== job 6371 ==
Design MAC_Unit, start of the top module:
module MAC_Unit #(parameter WIDTH=32) (
    input logic clk,
    input logic reset,
    input  logic [WIDTH-1:0] a,
    input  logic [WIDTH-1:0] b,
    output logic [WIDTH*2-1:0] result
);
Settings: LEC_CHECK=0, ABC_AREA=1, CAP_MARGIN=30, CELL_PAD_IN_SITES_DETAIL_PLACEMENT=2, CELL_PAD_IN_SITES_GLOBAL_PLACEMENT=2, CORE_ASPECT_RATIO=1.56, CORE_MARGIN=2, CORE_UTILIZATION=40, CTS_CLUSTER_SIZE=22, GPL_ROUTABILITY_DRIVEN=1, GPL_TIMING_DRIVEN=0, HOLD_SLACK_MARGIN=0.03, MAX_ROUTING_LAYER=met4, MIN_ROUTING_LAYER=met2, SETUP_SLACK_MARGIN=1.59, SLEW_MARGIN=15; clock period 7.13 ns.
run.sh (not shown) runs the stock make flow with config.mk's settings and CLKGATE_MAP_FILE=.
The log for job 6371 ends in global routing (5_1_grt) with error GRT-0116, so the run never completed.
Input-level comparison between job 7230 and job 6371:
Settings: changing SLEW_MARGIN from 15 to 20; removing MIN_ROUTING_LAYER (formerly met2); removing CORE_ASPECT_RATIO (formerly 1.56); setting TNS_END_PERCENT to 30 for the first time; setting CTS_CLUSTER_DIAMETER to 383 for the first time; removing GPL_TIMING_DRIVEN (formerly 0); changing CORE_UTILIZATION from 40 to 50; removing CELL_PAD_IN_SITES_GLOBAL_PLACEMENT (formerly 2); removing HOLD_SLACK_MARGIN (formerly 0.03); removing CELL_PAD_IN_SITES_DETAIL_PLACEMENT (formerly 2); changing CTS_CLUSTER_SIZE from 22 to 98; changing CAP_MARGIN from 30 to 20; removing SETUP_SLACK_MARGIN (formerly 1.59); removing GPL_ROUTABILITY_DRIVEN (formerly 1); changing the clock period (ns, I/O delays scaled along) from 7.13 to 9.0.
[summary]
Reported for job 6371 and job 7230, cell count in the Yosys report turned out identical to the last digit.
Job 7230 was carried through to the last stage, and its layout satisfied the timing, design-rule and antenna checks.
When the final numbers for job 6371 and job 7230 were put side by side, the count of placed standard cells including taps turned out to be greater in job 6371.
HPWL reported at the end of detailed placement: job 7230 vs job 6371 down 42%
Job 7230 vs. job 6371: y dimension of the die went down, floorplan net count has remained practically unchanged.
Die size (job 7230 vs. job 6371) decreases by more than 10%
Re count of buffers from port buffering: no difference whatsoever between job 7230 and job 6371.
Diff job 6371..job 7230 | number of distinct library cells after synthesis | unchanged
## Diff of input files: job 1264 against job 7230
Settings: CTS_CLUSTER_DIAMETER: 383 -> 258; CORE_ASPECT_RATIO: unset -> 0.5; ABC_AREA: 1 -> 0; PLACE_DENSITY: unset -> 0.42; CORE_UTILIZATION: 50 -> 64; CORE_MARGIN: 2 -> 7; CAP_MARGIN: 20 -> 40; HOLD_SLACK_MARGIN: unset -> 0.28; SLEW_MARGIN: 20 -> 15.
Findings:
Compared with job 7230, job 1264 shows setup slack on the worst flop-to-flop path lower by 0.77 ns. Instance count of the mapped netlist (higher): job 7230. For the count of plain and timing-repair buffers, job 1264 came in 14% higher than job 7230 did.
Input changes introduced in job 8327 (baseline for comparison: job 1264):
Settings: swapping 64 for 40 in CORE_UTILIZATION; swapping 15 for 20 in SLEW_MARGIN; swapping 40 for 20 in CAP_MARGIN; clearing TNS_END_PERCENT, which used to be 30; clearing CORE_ASPECT_RATIO, which used to be 0.5; clearing ABC_AREA, which used to be 0; clearing CTS_CLUSTER_DIAMETER, which used to be 258; clearing CTS_CLUSTER_SIZE, which used to be 98; swapping 7 for 2 in CORE_MARGIN; clearing PLACE_DENSITY, which used to be 0.42; clearing HOLD_SLACK_MARGIN, which used to be 0.28; clearing MAX_ROUTING_LAYER, which used to be met4.
Notes after the runs:
The cell area after placement number comes out higher for job 8327 vs job 1264.
Wire length on met1: lower on job 8327
Looking at clock skew across job 8327 and job 1264, the one that comes out lower is job 8327.
For job 8327, the timing endpoint of the critical path was mult_result[56], unlike job 1264, where it was mult_result[48].
The register share of the cell area of job 8327 and that of job 1264 are within noise of each other.
Post-synth design cell area: job 1264 vs job 8327 identical
Comparing job 8327 and job 1264, the lower post-route worst setup slack was measured on job 8327.
#### Input delta (job 4543 over job 8327)
Settings: PLACE_DENSITY_LB_ADDON now 0.26, previously not set; CORE_UTILIZATION now 72, was 40; the clock period (ns, I/O delays scaled along) now 7.36, was 9.0.
==> comparison <==
Every stage of job 4543 finished as expected; the final checks, on the other hand, flagged setup timing, which means the layout fails. The maximum achievable frequency number comes out higher for job 4543 vs job 8327.
Here is what was changed in the inputs of job 1388 compared with job 4543.
Settings: changing CORE_UTILIZATION from 72 to 18; removing PLACE_DENSITY_LB_ADDON (formerly 0.26); changing the clock period (ns, I/O delays scaled along) from 7.36 to 8.79.
Results
Comparing job 4543 and job 1388, the lower die area was measured on job 4543. Job 1388 vs job 4543 on count of cell instances traversed by the critical path: job 1388 is the higher one. In job 1388 the layout-stage area growth over the synthesis result turned out 2.2 points lower than in job 4543. Measured against each other, job 4543 and job 1388 differ in sequential cell area, the higher figure coming from job 4543. Every stage of the flow completed for job 1388, and the final layout passed the timing, design-rule and antenna checks. For sequential share of layout area, job 4543 and job 1388 come out practically identical. Density: job 1388 sparser than job 4543. Relative to job 4543, maximum cell stage delay along the critical path has gone down in job 1388. The top routing layer in use comes out met5 in one run and met4 in the other, namely in job 4543 and job 1388 respectively. Going from job 4543 to job 1388, number of H-tree branching levels roughly the same; peak fanout along the critical path +13.
